## build 34
==> flow/design.v (excerpt) <==
module uart #(
    parameter CLK_FREQ = 100_000_000,   
    parameter DATA_WIDTH = 8,           
    parameter FIFO_DEPTH = 16           
) (
    input  logic                    CLKip,        
    input  logic                    RSTi,         
    input  logic                    RXi,          
    input  logic [31:0]             BAUD_RATEi,   
    input  logic                    BAUD_RATE_WEi,  
    input  logic                    BAUD_RATE_RDi,  
    output logic                    DONEo,
    output logic [DATA_WIDTH-1:0]   DATAo,  
    output logic                    EMPTYo,   
    output logic                    FULLo     
);
    logic [DATA_WIDTH-1:0] data;
    logic done;
    logic ready;
    logic RDi;
    always_ff @(posedge CLKip) begin
        RDi <= 1;
        DONEo <=done;
    end
    uart_rx #(
        .FREQ_CLK       (CLK_FREQ),
        .DATA_WDTH      (DATA_WIDTH)
    ) uart_rx_inst (
        .CLKip          (CLKip),
        .RSTi           (RSTi),
        .RXi            (RXi),
        .BAUD_RATEi     (BAUD_RATEi),
        .BAUD_RATE_WEi  (BAUD_RATE_WEi),
        .BAUD_RATE_RDi  (BAUD_RATE_RDi),
        .DONEo          (done),
        .READYo         (ready),
        .DATAo          (data)
    );
    fifo #(
        .DATA_WIDTH     (DATA_WIDTH),
        .FIFO_DEPTH     (FIFO_DEPTH)
    ) fifo_inst (
        .CLKip          (CLKip),
        .RSTi           (RSTi),
        .WEi            (done),        
        .DATAi          (data),      
        .RDi            (RDi),          
        .DATAo          (DATAo),      
        .FULLo          (FULLo),      
        .EMPTYo         (EMPTYo)     
    );
endmodule
For scale: roughly 6000 cells after synthesis, ~210 flip-flops, ~48 I/O pins.
Settings: LEC_CHECK=0, ABC_AREA=1, CAP_MARGIN=20, CELL_PAD_IN_SITES_DETAIL_PLACEMENT=0, CELL_PAD_IN_SITES_GLOBAL_PLACEMENT=0, CORE_ASPECT_RATIO=0.94, CORE_MARGIN=2, CORE_UTILIZATION=58, GPL_TIMING_DRIVEN=1, SETUP_SLACK_MARGIN=-0.56, SLEW_MARGIN=40, TNS_END_PERCENT=20; clock period 69.5 ns.
run.sh (not shown) runs the stock make flow with config.mk's settings and CLKGATE_MAP_FILE=.
Build 34 completed end to end; final checks failed (setup timing).
#### Input delta (build 39 over build 34)
# build 34
export LEC_CHECK = 0
export ABC_AREA = 1
export CAP_MARGIN = 20
export CELL_PAD_IN_SITES_DETAIL_PLACEMENT = 0
export CELL_PAD_IN_SITES_GLOBAL_PLACEMENT = 0
export CORE_ASPECT_RATIO = 0.94
export CORE_MARGIN = 2
export CORE_UTILIZATION = 58
export GPL_TIMING_DRIVEN = 1
export SETUP_SLACK_MARGIN = -0.56
export SLEW_MARGIN = 40
export TNS_END_PERCENT = 20
create_clock -name core_clock -period 69.5 [get_ports {CLKip}]
# build 39
export LEC_CHECK = 0
export ABC_AREA = 1
export CAP_MARGIN = 20
export CORE_MARGIN = 2
export CORE_UTILIZATION = 72
export CTS_CLUSTER_SIZE = 99
export PLACE_DENSITY = 0.6
export SLEW_MARGIN = 20
create_clock -name core_clock -period 134.0 [get_ports {CLKip}]
[summary]
Per the final summary, build 39 finished and its layout is clean on timing, DRC and antenna.
Against build 34, build 39 reports a global-route track usage on met1 that is higher.
In build 39, the total routing usage reported by global routing came out 3.1 points below the value in build 34.
In terms of number of multi-input logic gates, build 34 and build 39 differ only marginally.
The combinational power of build 39 is lower than that of build 34.
The part of the power in registers in build 39 sits 5.0 points above the value recorded for build 34.
[compare] base=build 34 new=build 39: maximum fanout along the worst path increased 20, relative slew slack decreased 8.7 points, fraction of area in registers increased 4.3 points.
Diff build 34 -> build 39 | non-clock buffer count | decrease of 2066
Summary: with build 34 as the reference, multi-input gate area in the final layout in build 39 moved down by a few percent.
[inputs] build 11 vs build 39
# build 39
export LEC_CHECK = 0
export ABC_AREA = 1
export CAP_MARGIN = 20
export CORE_MARGIN = 2
export CORE_UTILIZATION = 72
export CTS_CLUSTER_SIZE = 99
export PLACE_DENSITY = 0.6
export SLEW_MARGIN = 20
create_clock -name core_clock -period 134.0 [get_ports {CLKip}]
# build 11
export LEC_CHECK = 0
export ABC_AREA = 1
export CAP_MARGIN = 20
export CORE_MARGIN = 2
export CORE_UTILIZATION = 58
export PLACE_DENSITY = 0.79
export SLEW_MARGIN = 20
create_clock -name core_clock -period 65.2 [get_ports {CLKip}]
## What came out
No final results exist for build 11, since it was stopped by error GRT-0116 during global routing (5_1_grt). The run showing the greater post-placement worst setup slack is build 39. Build 11 against build 39: number of nets at floorplan has remained practically unchanged; number of buffers inserted by post-CTS setup repair has increased. Measured against each other, build 11 and build 39 differ in die span in x, the higher figure coming from build 11. Across both runs, cell area after placement was higher for build 11 than for build 39. Core outline area of build 11 exceeds that of build 39 by more than 10%. Die footprint, build 11 and build 39: smaller value in build 39.
No activity file was given, so power comes from the tool's default toggle rates.
